==> inputs of run a <==
Design battleship, start of the top module:
module battleship(
input wire clk,
input wire rst,  
input wire ARDUINO_A0,    
input wire ARDUINO_A1,    
input wire ARDUINO_A2,    
input wire ARDUINO_A3,    
output reg ARDUINO_IO0,   
output reg ARDUINO_IO1,   
output reg ARDUINO_IO2,   
output reg ARDUINO_IO6,   
output reg ARDUINO_IO7,   
output reg ARDUINO_IO8,   
output reg ARDUINO_IO9,   
output reg ARDUINO_IO10,  
output reg ARDUINO_IO11,  
output reg ARDUINO_A4,  
output reg ARDUINO_A5,  
output reg PMOD1_D0_P,  
output reg PMOD1_D0_N,  
output reg PMOD1_D1_P,  
output reg PMOD1_D1_N,  
output reg PMOD1_D2_P,  
output reg PMOD1_D2_N,  
output reg PMOD2_D0_P,  
output reg PMOD2_D0_N,  
output reg PMOD2_D1_P,  
output reg PMOD2_D2_P,  
output reg PMOD2_D2_N,  
output reg PMOD2_D3_P,  
output reg ARDUINO_IO3,   
output reg ARDUINO_IO4,   
output reg ARDUINO_IO5    
);
Settings: LEC_CHECK=0, ABC_AREA=1, CAP_MARGIN=20, CELL_PAD_IN_SITES_GLOBAL_PLACEMENT=3, CORE_MARGIN=10, CORE_UTILIZATION=40, GPL_TIMING_DRIVEN=0, MIN_ROUTING_LAYER=met2, PLACE_DENSITY_LB_ADDON=0.14, SLEW_MARGIN=35, TNS_END_PERCENT=35; clock period 4.3 ns.
run.sh (not shown) runs the stock make flow with config.mk's settings and CLKGATE_MAP_FILE=.
==> inputs of run b, as changes to run a <==
- CELL_PAD_IN_SITES_GLOBAL_PLACEMENT: 3 -> default
- CORE_MARGIN: 10 -> 2
- CORE_UTILIZATION: 40 -> 64
- GPL_TIMING_DRIVEN: 0 -> default
- MIN_ROUTING_LAYER: met2 -> default
- PLACE_DENSITY_LB_ADDON: 0.14 -> default
- SLEW_MARGIN: 35 -> 20
- TNS_END_PERCENT: 35 -> default
==> flow/constraint.sdc (replaced) <==
create_clock -name core_clock -period 2.91 [get_ports {clk}]
set_input_delay 0.5820 -clock core_clock [delete_from_list [all_inputs] [get_ports {clk}]]
set_output_delay 0.5820 -clock core_clock [all_outputs]
set_load 0.01 [all_outputs]
==> qor summary <==
Status: run b failed layout checks; run a stopped before the end
Stage where the flow stopped: run b -; run a global placement without I/O (3_1_place_gp_skip_io)
Violated checks: run b negative setup slack; run a -
Yosys synthesis chip area: run b 10400 sq um; run a 10400 sq um
Most frequently used cell type in the post-synthesis netlist: run b sky130_fd_sc_hd__nand2_1; run a sky130_fd_sc_hd__nand2_1
Post-synthesis average cell area: run b 6.88 sq um; run a 6.88 sq um
Std-Cell Rows: run b 46; run a 58
Number of storage elements in the synthesis netlist: run b 188; run a 188
Die x size: run b 131 um; run a 181 um
Proportion of synthesized chip area in sequential cells: run b 38.0%; run a 38.0%
Ys flop type: run b sky130_fd_sc_hd__dfxtp_1; run a sky130_fd_sc_hd__dfxtp_1
Effective utilization at floorplan: run b 65.3%; run a 41.0%
Post-Syn Area: run b 10400 sq um; run a 10400 sq um
Instance count of the mapped netlist: run b 1509; run a 1509
Nets in the synthesized netlist: run b 1549; run a 1549
XOR/XNOR Fraction of Synth Area: run b 1.86%; run a 1.86%
Height of the chip: run b 131 um; run a 181 um
Yosys simple share: run b 33.6%; run a 33.6%
Core outline area: run b 15900 sq um; run a 25300 sq um
Async set-or-reset flop fraction in the synthesized netlist: run b 0%; run a 0%
Mux frac, synth: run b 0%; run a 0%
Adder-cell share of the synthesized area: run b 4.39%; run a 4.39%
Number of cells in the yosys synthesis report: run b 1509; run a 1509
Yosys synthesis warning count: run b 1; run a 1
Die Size: run b 17200 sq um; run a 32800 sq um
Number of enable flip-flop cells: run b 18; run a 18

---

==> job 260: inputs <==
Starting RTL as in the previous note.
Design battleship, start of the top module:
module battleship(
input wire clk,
input wire rst,  
input wire ARDUINO_A0,    
input wire ARDUINO_A1,    
input wire ARDUINO_A2,    
input wire ARDUINO_A3,    
output reg ARDUINO_IO0,   
output reg ARDUINO_IO1,   
output reg ARDUINO_IO2,   
output reg ARDUINO_IO6,   
output reg ARDUINO_IO7,   
output reg ARDUINO_IO8,   
output reg ARDUINO_IO9,   
output reg ARDUINO_IO10,  
output reg ARDUINO_IO11,  
output reg ARDUINO_A4,  
output reg ARDUINO_A5,  
output reg PMOD1_D0_P,  
output reg PMOD1_D0_N,  
output reg PMOD1_D1_P,  
output reg PMOD1_D1_N,  
output reg PMOD1_D2_P,  
output reg PMOD1_D2_N,  
output reg PMOD2_D0_P,  
output reg PMOD2_D0_N,  
output reg PMOD2_D1_P,  
output reg PMOD2_D2_P,  
output reg PMOD2_D2_N,  
output reg PMOD2_D3_P,  
output reg ARDUINO_IO3,   
output reg ARDUINO_IO4,   
output reg ARDUINO_IO5    
);
==> flow/config.mk <==
export PLATFORM = sky130hd
export DESIGN_NAME = battleship
export DESIGN_NICKNAME = battleship
export VERILOG_FILES = /design/flow/design.v
export SDC_FILE = /design/flow/constraint.sdc
export NUM_CORES = 4
export LEC_CHECK = 0
export ABC_AREA = 1
export CAP_MARGIN = 5
export CELL_PAD_IN_SITES_DETAIL_PLACEMENT = 2
export CORE_MARGIN = 6
export CORE_UTILIZATION = 52
export CTS_CLUSTER_DIAMETER = 63
export CTS_CLUSTER_SIZE = 45
export GPL_ROUTABILITY_DRIVEN = 0
export GPL_TIMING_DRIVEN = 1
export MAX_ROUTING_LAYER = met4
export MIN_ROUTING_LAYER = met2
export PLACE_DENSITY_LB_ADDON = 0.24
export SETUP_SLACK_MARGIN = 1.26
export SLEW_MARGIN = 30
export TNS_END_PERCENT = 50
==> flow/constraint.sdc <==
create_clock -name core_clock -period 5.85 [get_ports {clk}]
set_input_delay 1.1700 -clock core_clock [delete_from_list [all_inputs] [get_ports {clk}]]
set_output_delay 1.1700 -clock core_clock [all_outputs]
set_load 0.01 [all_outputs]
==> inputs of job 7130, as changes to job 260 <==
==> flow/config.mk (replaced) <==
export PLATFORM = sky130hd
export DESIGN_NAME = battleship
export DESIGN_NICKNAME = battleship
export VERILOG_FILES = /design/flow/design.v
export SDC_FILE = /design/flow/constraint.sdc
export NUM_CORES = 4
export LEC_CHECK = 0
export CAP_MARGIN = 20
export CORE_MARGIN = 2
export CORE_UTILIZATION = 40
export SLEW_MARGIN = 20
==> flow/constraint.sdc (replaced) <==
create_clock -name core_clock -period 2.93 [get_ports {clk}]
set_input_delay 0.5860 -clock core_clock [delete_from_list [all_inputs] [get_ports {clk}]]
set_output_delay 0.5860 -clock core_clock [all_outputs]
set_load 0.01 [all_outputs]
==> comparison table <==
metric                                                                        job 7130                 job 260
Run status                                                    finished with violations  stopped before the end
Stage where the flow stopped                                                         -      detailed placement
Reasons for failing layout checks                                         setup timing                       -
Area of the chip                                                           0.02537 mm²             0.02349 mm²
Adder and majority cell fraction of the synthesized area                       0.04722                 0.04389
Avg Inst Size Synth                                                          8.278 µm²               6.877 µm²
Yosys xor share                                                                0.06085                 0.01857
Post-synthesis cell type count                                                      77                      52
Number of instances in the synthesized netlist                                    1165                    1509
Number of cells in Yosys stat                                                     1165                    1509
Area fraction in and, or, nand and nor cells after synthesis                    0.2772                  0.3359
Total core area                                                            0.02354 mm²             0.01953 mm²
Share of cell area taken by muxes after synthesis                              0.02024                       0
Die Y-Extent                                                                  159.3 µm                153.3 µm
Aoi/oai-family share of the synthesized area                                    0.1470                  0.1186
Leading cell type by number of instances after synthesis                       dfxtp_1                 nand2_1
Part of the Yosys area used for sequential elements                             0.4089                  0.3800
Row count                                                                           56                      51
Die span in x                                                                 159.3 µm                153.3 µm

---

==> 02-28 <==
Starting RTL as in the previous note.
clock: 2.66 ns
lec_check: 0
abc_area: 1
cap_margin: 0
core_margin: 2
core_utilization: 72
cts_cluster_size: 16
place_density: 0.68
slew_margin: 20
==> inputs of 06-12, as changes to 02-28 <==
--- a/flow/config.mk
+++ b/flow/config.mk
@@ -8,7 +8,5 @@
 export ABC_AREA = 1
-export CAP_MARGIN = 0
+export CAP_MARGIN = 20
 export CORE_MARGIN = 2
-export CORE_UTILIZATION = 72
-export CTS_CLUSTER_SIZE = 16
-export PLACE_DENSITY = 0.68
+export CORE_UTILIZATION = 64
 export SLEW_MARGIN = 20
==> flow/constraint.sdc (replaced) <==
create_clock -name core_clock -period 3.28 [get_ports {clk}]
set_input_delay 0.6560 -clock core_clock [delete_from_list [all_inputs] [get_ports {clk}]]
set_output_delay 0.6560 -clock core_clock [all_outputs]
set_load 0.01 [all_outputs]
==> comparison table <==
| quantity | 02-28 | 06-12 |
|---|---|---|
| Run status | complete, but fails checks | timing/DRC/antenna clean |
| Reasons for failing layout checks | setup timing | - |
| Final estimated routing congestion in global placement | 0.9623 | 0.9367 |
| Number of rows in the core area | 43 | 46 |
| Per-cell via count in the routed design | 6.463 | 5.520 |
| Tap cells | 180 | 216 |
| Routed metal-1 wirelength | 11.87 mm | 10.75 mm |
| Detail-routed net length per standard cell | 19.02 um | 14.21 um |
| Length in cells of the worst reg-to-reg path | 18 | 20 |
| Met1 usage | 0.4368 | 0.3592 |
| Largest net degree at the start of global routing | 28 | 46 |
| Internal power | 4.335 mW | 3.527 mW |
| Logic share of the area | 0.4696 | 0.4653 |
| Comb pwr share | 0.034 | 0.030 |
| Final-layout clock buffer total | 21 | 22 |
| Number of cells after detailed placement | 1767 | 1751 |
| Worst-path maximum fanout | 7 | 6 |
| Upper clock frequency limit | 293.6 MHz | 329.6 MHz |
| Final Instance Count excl. Fillers | 1808 | 1785 |
| Flop-to-flop setup slack | -750 ps | 250 ps |
| Global-route wire length before repair | 46.29 mm | 42.44 mm |
| Path length in cells of the critical path | 18 | 20 |
| Chip area | 15390 um2 | 17250 um2 |
| Power of the sequential group | 2.93 mW | 2.38 mW |
| GR Util All Layers | 0.3813 | 0.2996 |
| Hold slack final | 455.0 ps | 464.1 ps |
| Area of the core | 13990 um2 | 15890 um2 |

---

==> ember <==
battleship again, from the RTL that the note above started with.
clock: 4.6 ns
lec_check: 0
cap_margin: 0
core_margin: 2
core_utilization: 70
cts_cluster_diameter: 28
cts_cluster_size: 36
hold_slack_margin: -0.09
max_routing_layer: met4
min_routing_layer: met1
setup_slack_margin: 1.26
slew_margin: 20
==> inputs of yarrow, as changes to ember <==
ABC_AREA = 1   (was not set)
CAP_MARGIN = 35   (was 0)
CTS_CLUSTER_DIAMETER = not set   (was 28)
CTS_CLUSTER_SIZE = 16   (was 36)
MAX_ROUTING_LAYER = not set   (was met4)
MIN_ROUTING_LAYER = not set   (was met1)
SETUP_SLACK_MARGIN = not set   (was 1.26)
==> flow/constraint.sdc (replaced) <==
create_clock -name core_clock -period 2.63 [get_ports {clk}]
set_input_delay 0.5260 -clock core_clock [delete_from_list [all_inputs] [get_ports {clk}]]
set_output_delay 0.5260 -clock core_clock [all_outputs]
set_load 0.01 [all_outputs]
==> qor.yml <==
run_status:
  outcome: "timing/DRC/antenna clean"
finish:
  nFillCells: 859
  num-nonclk-buffers: 59
global_routing:
  grt_first_pass_wirelength_um: 37300
logic_synthesis:
  syn_area_um2: 9640
-- figures above: ember

==> qor.yml <==
finish:
  nFillCells: 861
final_timing:
  worst_slack_ps: -467
  finalSetupViolations: 64
logic_synthesis:
  syn_area_um2: 10400
run_status:
  outcome: "failed layout checks"
  check-failures: "setup timing"
global_routing:
  grt_first_pass_wirelength_um: 44500
-- figures above: yarrow

Power is estimated from default activity; no workload was simulated.
